==> fjord: inputs <==
==> flow/design.v <==
module data_source (
    input wire clk,
    input wire rst_n,
    output reg fifo_write_valid,
    output reg [8:0] fifo_write_data,
    input wire fifo_write_ready,
    output reg lcd_resetn
);
localparam MAX_CMDS = 69;
reg [8:0] init_cmd[MAX_CMDS:0];
localparam INIT_RESET   = 4'd0;
localparam INIT_PREPARE = 4'd1;
localparam INIT_WAKEUP  = 4'd2;
localparam INIT_SNOOZE  = 4'd3;
localparam INIT_WORKING = 4'd4;
localparam SEND_PIXEL_H = 4'd5;
localparam SEND_PIXEL_L = 4'd6;
localparam FRAME_DONE   = 4'd7;
localparam CNT_100MS = 32'd2700000;
localparam CNT_120MS = 32'd3240000;
localparam CNT_200MS = 32'd5400000;
reg [3:0] init_state;
reg [6:0] cmd_index;
reg [31:0] delay_cnt;
reg [15:0] pixel_cnt;
reg [15:0] pixel_data;
reg [3:0] frame_cmd_index;
localparam LCD_WIDTH = 240;
localparam LCD_HEIGHT = 135;
localparam PIXEL_COUNT = LCD_WIDTH * LCD_HEIGHT;
localparam COLOR_BLUE  = 16'h001F;
localparam COLOR_GREEN = 16'h07E0;
localparam COLOR_RED   = 16'hF800;
localparam CMD_CASET = 9'h02A;
localparam CMD_RASET = 9'h02B;
localparam CMD_RAMWR = 9'h02C;
initial begin
    init_cmd[0] = 9'h036;
    init_cmd[1] = 9'h170;
    init_cmd[2] = 9'h03A;
    init_cmd[3] = 9'h105;
    init_cmd[4] = 9'h0B2;
    init_cmd[5] = 9'h10C;
    init_cmd[6] = 9'h10C;
    init_cmd[7] = 9'h100;
    init_cmd[8] = 9'h133;
    init_cmd[9] = 9'h133;
    init_cmd[10] = 9'h0B7;
    init_cmd[11] = 9'h135;
    init_cmd[12] = 9'h0BB;
    init_cmd[13] = 9'h119;
    init_cmd[14] = 9'h0C0;
    init_cmd[15] = 9'h12C;
    init_cmd[16] = 9'h0C2;
    init_cmd[17] = 9'h101;
    init_cmd[18] = 9'h0C3;
    init_cmd[19] = 9'h112;
    init_cmd[20] = 9'h0C4;
    init_cmd[21] = 9'h120;
    init_cmd[22] = 9'h0C6;
    init_cmd[23] = 9'h10F;
    init_cmd[24] = 9'h0D0;
    init_cmd[25] = 9'h1A4;
    init_cmd[26] = 9'h1A1;
    init_cmd[27] = 9'h0E0;
    init_cmd[28] = 9'h1D0;
    init_cmd[29] = 9'h104;
    init_cmd[30] = 9'h10D;
    init_cmd[31] = 9'h111;
    init_cmd[32] = 9'h113;
    init_cmd[33] = 9'h12B;
    init_cmd[34] = 9'h13F;
    init_cmd[35] = 9'h154;
    init_cmd[36] = 9'h14C;
    init_cmd[37] = 9'h118;
    init_cmd[38] = 9'h10D;
    init_cmd[39] = 9'h10B;
    init_cmd[40] = 9'h11F;
    init_cmd[41] = 9'h123;
    init_cmd[42] = 9'h0E1;
    init_cmd[43] = 9'h1D0;
    init_cmd[44] = 9'h104;
    init_cmd[45] = 9'h10C;
    init_cmd[46] = 9'h111;
    init_cmd[47] = 9'h113;
    init_cmd[48] = 9'h12C;
    init_cmd[49] = 9'h13F;
    init_cmd[50] = 9'h144;
    init_cmd[51] = 9'h151;
    init_cmd[52] = 9'h12F;
    init_cmd[53] = 9'h11F;
    init_cmd[54] = 9'h11F;
    init_cmd[55] = 9'h120;
    init_cmd[56] = 9'h123;
    init_cmd[57] = 9'h021;
    init_cmd[58] = 9'h029;
    init_cmd[59] = 9'h02A;
    init_cmd[60] = 9'h100;
    init_cmd[61] = 9'h128;
    init_cmd[62] = 9'h101;
    init_cmd[63] = 9'h117;
    init_cmd[64] = 9'h02B;
    init_cmd[65] = 9'h100;
    init_cmd[66] = 9'h135;
    init_cmd[67] = 9'h100;
    init_cmd[68] = 9'h1BB;
    init_cmd[69] = 9'h02C;
end
always @(posedge clk or negedge rst_n) begin
    if (!rst_n) begin
        init_state <= INIT_RESET;
        cmd_index <= 0;
        delay_cnt <= 0;
        pixel_cnt <= 0;
        pixel_data <= 0;
        frame_cmd_index <= 0;
        lcd_resetn <= 0;
        fifo_write_valid <= 0;
        fifo_write_data <= 0;
    end else begin
        fifo_write_valid <= 0;
        case (init_state)
            INIT_RESET: begin
                lcd_resetn <= 0;
                if (delay_cnt == CNT_100MS) begin
                    delay_cnt <= 0;
                    init_state <= INIT_PREPARE;
                    lcd_resetn <= 1;
                end else begin
                    delay_cnt <= delay_cnt + 1;
                end
            end
            INIT_PREPARE: begin
                if (delay_cnt == CNT_200MS) begin
                    delay_cnt <= 0;
                    init_state <= INIT_WAKEUP;
                end else begin
                    delay_cnt <= delay_cnt + 1;
                end
            end
            INIT_WAKEUP: begin
                if (fifo_write_ready && !fifo_write_valid) begin
                    fifo_write_valid <= 1;
                    fifo_write_data <= 9'h011;
                    init_state <= INIT_SNOOZE;
                end
            end
            INIT_SNOOZE: begin
                if (delay_cnt == CNT_120MS) begin
                    delay_cnt <= 0;
                    cmd_index <= 0;
                    init_state <= INIT_WORKING;
                end else begin
                    delay_cnt <= delay_cnt + 1;
                end
            end
            INIT_WORKING: begin
                if (cmd_index <= MAX_CMDS) begin
                    if (fifo_write_ready && !fifo_write_valid) begin
                        fifo_write_valid <= 1;
                        fifo_write_data <= init_cmd[cmd_index];
                        cmd_index <= cmd_index + 1;
                    end
                end else begin
                    init_state <= SEND_PIXEL_H;
                    pixel_cnt <= 0;
                end
            end
            SEND_PIXEL_H: begin
                if (pixel_cnt < PIXEL_COUNT) begin
                    if (pixel_cnt < (PIXEL_COUNT / 3))
                        pixel_data <= COLOR_BLUE;
                    else if (pixel_cnt < (PIXEL_COUNT * 2 / 3))
                        pixel_data <= COLOR_GREEN;
                    else
                        pixel_data <= COLOR_RED;
                    if (fifo_write_ready && !fifo_write_valid) begin
                        fifo_write_valid <= 1;
                        fifo_write_data <= {1'b1, pixel_data[15:8]};
                        init_state <= SEND_PIXEL_L;
                    end
                end else begin
                    init_state <= FRAME_DONE;
                    frame_cmd_index <= 0;
                end
            end
            SEND_PIXEL_L: begin
                if (fifo_write_ready && !fifo_write_valid) begin
                    fifo_write_valid <= 1;
                    fifo_write_data <= {1'b1, pixel_data[7:0]};
                    pixel_cnt <= pixel_cnt + 1;
                    init_state <= SEND_PIXEL_H;
                end
            end
            FRAME_DONE: begin
                if (fifo_write_ready && !fifo_write_valid) begin
                    fifo_write_valid <= 1;
                    case (frame_cmd_index)
                        4'd0: fifo_write_data <= CMD_CASET;
                        4'd1: fifo_write_data <= 9'h100;
                        4'd2: fifo_write_data <= 9'h128;
                        4'd3: fifo_write_data <= 9'h101;
                        4'd4: fifo_write_data <= 9'h117;
                        4'd5: fifo_write_data <= CMD_RASET;
                        4'd6: fifo_write_data <= 9'h100;
                        4'd7: fifo_write_data <= 9'h135;
                        4'd8: fifo_write_data <= 9'h100;
                        4'd9: fifo_write_data <= 9'h1BB;
                        4'd10: fifo_write_data <= CMD_RAMWR;
                    endcase
                    if (frame_cmd_index == 4'd10) begin
                        frame_cmd_index <= 0;
                        pixel_cnt <= 0;
                        init_state <= SEND_PIXEL_H;
                    end else begin
                        frame_cmd_index <= frame_cmd_index + 1;
                    end
                end
            end
            default: init_state <= INIT_RESET;
        endcase
    end
end
endmodule
module fifo #(
    parameter DEPTH = 16,
    parameter WIDTH = 9
) (
    input wire clk,
    input wire rst_n,
    input wire read_ready,
    output wire read_valid,
    output reg [WIDTH-1:0] read_data,
    output wire write_ready,
    input wire write_valid,
    input wire [WIDTH-1:0] write_data
);
localparam PTR_BITS = $clog2(DEPTH);
reg [WIDTH-1:0] data [DEPTH-1:0];
reg [PTR_BITS:0] wr_ptr, rd_ptr;
wire [PTR_BITS:0] n = wr_ptr - rd_ptr;
integer i;
always @(posedge clk or negedge rst_n) begin
    if (!rst_n) begin
        for (i = 0; i < DEPTH; i = i + 1) begin
            data[i] <= 0;
        end
        wr_ptr <= 0;
        rd_ptr <= 0;
        read_data <= 0;
    end else begin
        if (write_valid && write_ready) begin
            data[wr_ptr[PTR_BITS-1:0]] <= write_data;
            wr_ptr <= wr_ptr + 1;
        end
        if (read_valid && read_ready) begin
            read_data <= data[rd_ptr[PTR_BITS-1:0]];
            rd_ptr <= rd_ptr + 1;
        end
    end
end
assign read_valid = (n != 0);
assign write_ready = (n != DEPTH);
endmodule
module serializer(
    input clk,
    input rst_n,
    input fifo_valid,         
    input [8:0] fifo_data,   
    output fifo_read_ready,   
    output reg CS,          
    output reg SCLK,       
    output reg D_C,          
    output reg SDA          
);
    localparam IDLE  = 2'd0;
    localparam LOAD  = 2'd1;
    localparam SHIFT = 2'd2;
    localparam DONE  = 2'd3;
    reg [1:0] state;
    reg [7:0] shift_reg;  
    reg [2:0] crt;   
    assign fifo_read_ready = (state == IDLE);
    always @(posedge clk or negedge rst_n) begin
        if (!rst_n) begin
            state     <= IDLE;
            shift_reg <= 8'd0;
            crt   <= 0;
            CS        <= 1;  
            SCLK      <= 0;
            D_C       <= 0;
            SDA       <= 0;
        end else begin
            case (state)
                IDLE: begin
                    CS   <= 1;
                    SCLK <= 0;
                    if (fifo_valid) begin
                        state <= LOAD;
                    end
                end
                LOAD: begin
                    D_C       <= fifo_data[8];  
                    shift_reg <= fifo_data[7:0];
                    crt <= 3'd7;  
                    CS        <= 0;  
                    state     <= SHIFT;
                end
                SHIFT: begin                 
                    if (SCLK == 0) begin
                        SCLK <= 1;
                        SDA  <= shift_reg[crt];
                    end else begin
                        SCLK <= 0;
                        if (crt == 0)
                            state <= DONE;
                        else
                            crt <= crt - 1;
                    end
                end
                DONE: begin
                    CS    <= 1; 
                    state <= IDLE;
                end
                default: state <= IDLE;
            endcase
        end
    end
endmodule
module lcd_driver_top (
    input  wire clk,
    input  wire rst_n,
    output wire lcd_resetn,
    output wire lcd_cs,
    output wire lcd_dc,
    output wire lcd_sclk,
    output wire lcd_sda
);
wire ds_fifo_write_valid;
wire [8:0] ds_fifo_write_data;
wire ds_fifo_write_ready;
wire fifo_serial_read_valid;
wire [8:0] fifo_serial_read_data;
wire fifo_serial_read_ready;
data_source data_source_inst (
    .clk(clk),
    .rst_n(rst_n),
    .fifo_write_valid(ds_fifo_write_valid),
    .fifo_write_data(ds_fifo_write_data),
    .fifo_write_ready(ds_fifo_write_ready),
    .lcd_resetn(lcd_resetn)
);
fifo #(
    .DEPTH(16),
    .WIDTH(9)
) fifo_inst (
    .clk(clk),
    .rst_n(rst_n),
    .read_ready(fifo_serial_read_ready),
    .read_valid(fifo_serial_read_valid),
    .read_data(fifo_serial_read_data),
    .write_ready(ds_fifo_write_ready),
    .write_valid(ds_fifo_write_valid),
    .write_data(ds_fifo_write_data)
);
serializer serializer_inst (
    .clk(clk),
    .rst_n(rst_n),
    .fifo_valid(fifo_serial_read_valid),
    .fifo_data(fifo_serial_read_data),
    .fifo_read_ready(fifo_serial_read_ready),
    .CS(lcd_cs),
    .SCLK(lcd_sclk),
    .D_C(lcd_dc),
    .SDA(lcd_sda)
);
endmodule
==> flow/run.sh <==
#!/bin/bash
# the make line also repeats each setting of config.mk as NAME=value (left out here)
make -C /OpenROAD-flow-scripts/flow DESIGN_CONFIG=/design/flow/config.mk WORK_HOME=/design/flow/orfs CLKGATE_MAP_FILE= finish
==> flow/config.mk <==
export PLATFORM = sky130hd
export DESIGN_NAME = lcd_driver_top
export DESIGN_NICKNAME = lcd_driver_top
export VERILOG_FILES = /design/flow/design.v
export SDC_FILE = /design/flow/constraint.sdc
export NUM_CORES = 4
export LEC_CHECK = 0
export CAP_MARGIN = 20
export CELL_PAD_IN_SITES_DETAIL_PLACEMENT = 1
export CELL_PAD_IN_SITES_GLOBAL_PLACEMENT = 1
export CORE_ASPECT_RATIO = 0.73
export CORE_MARGIN = 2
export CORE_UTILIZATION = 40
export MIN_ROUTING_LAYER = met2
export SLEW_MARGIN = 20
export TNS_END_PERCENT = 40
==> flow/constraint.sdc <==
create_clock -name core_clock -period 10.0 [get_ports {clk}]
set_input_delay 2.0000 -clock core_clock [delete_from_list [all_inputs] [get_ports {clk}]]
set_output_delay 2.0000 -clock core_clock [all_outputs]
set_load 0.01 [all_outputs]
==> inputs of raven, as changes to fjord <==
==> flow/config.mk (replaced) <==
export PLATFORM = sky130hd
export DESIGN_NAME = lcd_driver_top
export DESIGN_NICKNAME = lcd_driver_top
export VERILOG_FILES = /design/flow/design.v
export SDC_FILE = /design/flow/constraint.sdc
export NUM_CORES = 4
export LEC_CHECK = 0
export ABC_AREA = 1
export CAP_MARGIN = 20
export CORE_MARGIN = 2
export CORE_UTILIZATION = 72
export CTS_CLUSTER_SIZE = 32
export PLACE_DENSITY_LB_ADDON = 0.27
export SLEW_MARGIN = 20
==> flow/constraint.sdc (replaced) <==
create_clock -name core_clock -period 2.1 [get_ports {clk}]
set_input_delay 0.4200 -clock core_clock [delete_from_list [all_inputs] [get_ports {clk}]]
set_output_delay 0.4200 -clock core_clock [all_outputs]
set_load 0.01 [all_outputs]
==> inputs of willow, as changes to fjord <==
==> flow/config.mk (replaced) <==
export PLATFORM = sky130hd
export DESIGN_NAME = lcd_driver_top
export DESIGN_NICKNAME = lcd_driver_top
export VERILOG_FILES = /design/flow/design.v
export SDC_FILE = /design/flow/constraint.sdc
export NUM_CORES = 4
export LEC_CHECK = 0
export CAP_MARGIN = 20
export CORE_MARGIN = 2
export CORE_UTILIZATION = 40
export SLEW_MARGIN = 20
==> flow/constraint.sdc (replaced) <==
create_clock -name core_clock -period 3.77 [get_ports {clk}]
set_input_delay 0.7540 -clock core_clock [delete_from_list [all_inputs] [get_ports {clk}]]
set_output_delay 0.7540 -clock core_clock [all_outputs]
set_load 0.01 [all_outputs]
==> inputs of delta, as changes to fjord <==
==> flow/config.mk (replaced) <==
export PLATFORM = sky130hd
export DESIGN_NAME = lcd_driver_top
export DESIGN_NICKNAME = lcd_driver_top
export VERILOG_FILES = /design/flow/design.v
export SDC_FILE = /design/flow/constraint.sdc
export NUM_CORES = 4
export LEC_CHECK = 0
export ABC_AREA = 1
export CAP_MARGIN = 20
export CORE_MARGIN = 2
export CORE_UTILIZATION = 72
export SLEW_MARGIN = 20
==> flow/constraint.sdc (replaced) <==
create_clock -name core_clock -period 2.23 [get_ports {clk}]
set_input_delay 0.4460 -clock core_clock [delete_from_list [all_inputs] [get_ports {clk}]]
set_output_delay 0.4460 -clock core_clock [all_outputs]
set_load 0.01 [all_outputs]
==> results <==
	fjord	delta	willow	raven
Top layer reached by signal wires	met5	met5	met4	-
Number of buffers other than clock buffers in the final layout	20	74	35	-
Final hold violation count	0	0	0	-
Routed vias/inst	8.29	7.11	5.90	-
Clock skew	0.0139 ns	0.0253 ns	0.0298 ns	-
Routed wire length per instance	24.4 um	24.8 um	20.3 um	-
Post-Place Cell Area	0.0144 mm2	0.0150 mm2	0.0145 mm2	0.0153 mm2
Critical path class	register to register	register to register	register to register	-
Number of rows created at floorplan	58	51	68	51
Tap Count	450	265	455	-
Share of the synthesized area in the top cell type	46.6%	45.0%	46.6%	45.0%
Peak supply drop	0.000111 V	0.000599 V	0.000339 V	-
Run status	finished clean	failed layout checks	finished clean	did not finish
Failing step	-	-	-	global routing (5_1_grt)
Layout check failures	-	setup timing	-	-
Worst Setup EP	data_source_inst.pixel_cnt[6]$_DFFE_PN0P_	fifo_inst.read_data[8]$_DFFE_PN0P_	fifo_inst.data[10][8]$_DFFE_PN0P_	-
Simple-Gate Area Share	14.7%	33.4%	14.7%	33.4%
Critical-path cell with the highest stage delay	a21oi_4	a22oi_1	or4_4	-
Number of cells on the critical path	9	11	7	-
Chip Width	223 um	146 um	191 um	146 um
Worst-case reg-to-reg path depth	9	11	7	-
Placeable core region	0.0344 mm2	0.0196 mm2	0.0345 mm2	0.0196 mm2
Static leakage power	0.00698 uW	0.00791 uW	0.00712 uW	-
Tool Warnings	48	46	42	-
Sequential share of the synthesized area	47.2%	45.6%	47.2%	45.6%
Synthesized chip area reported by yosys	0.0140 mm2	0.0144 mm2	0.0140 mm2	0.0144 mm2
Power is estimated from default activity; no workload was simulated.
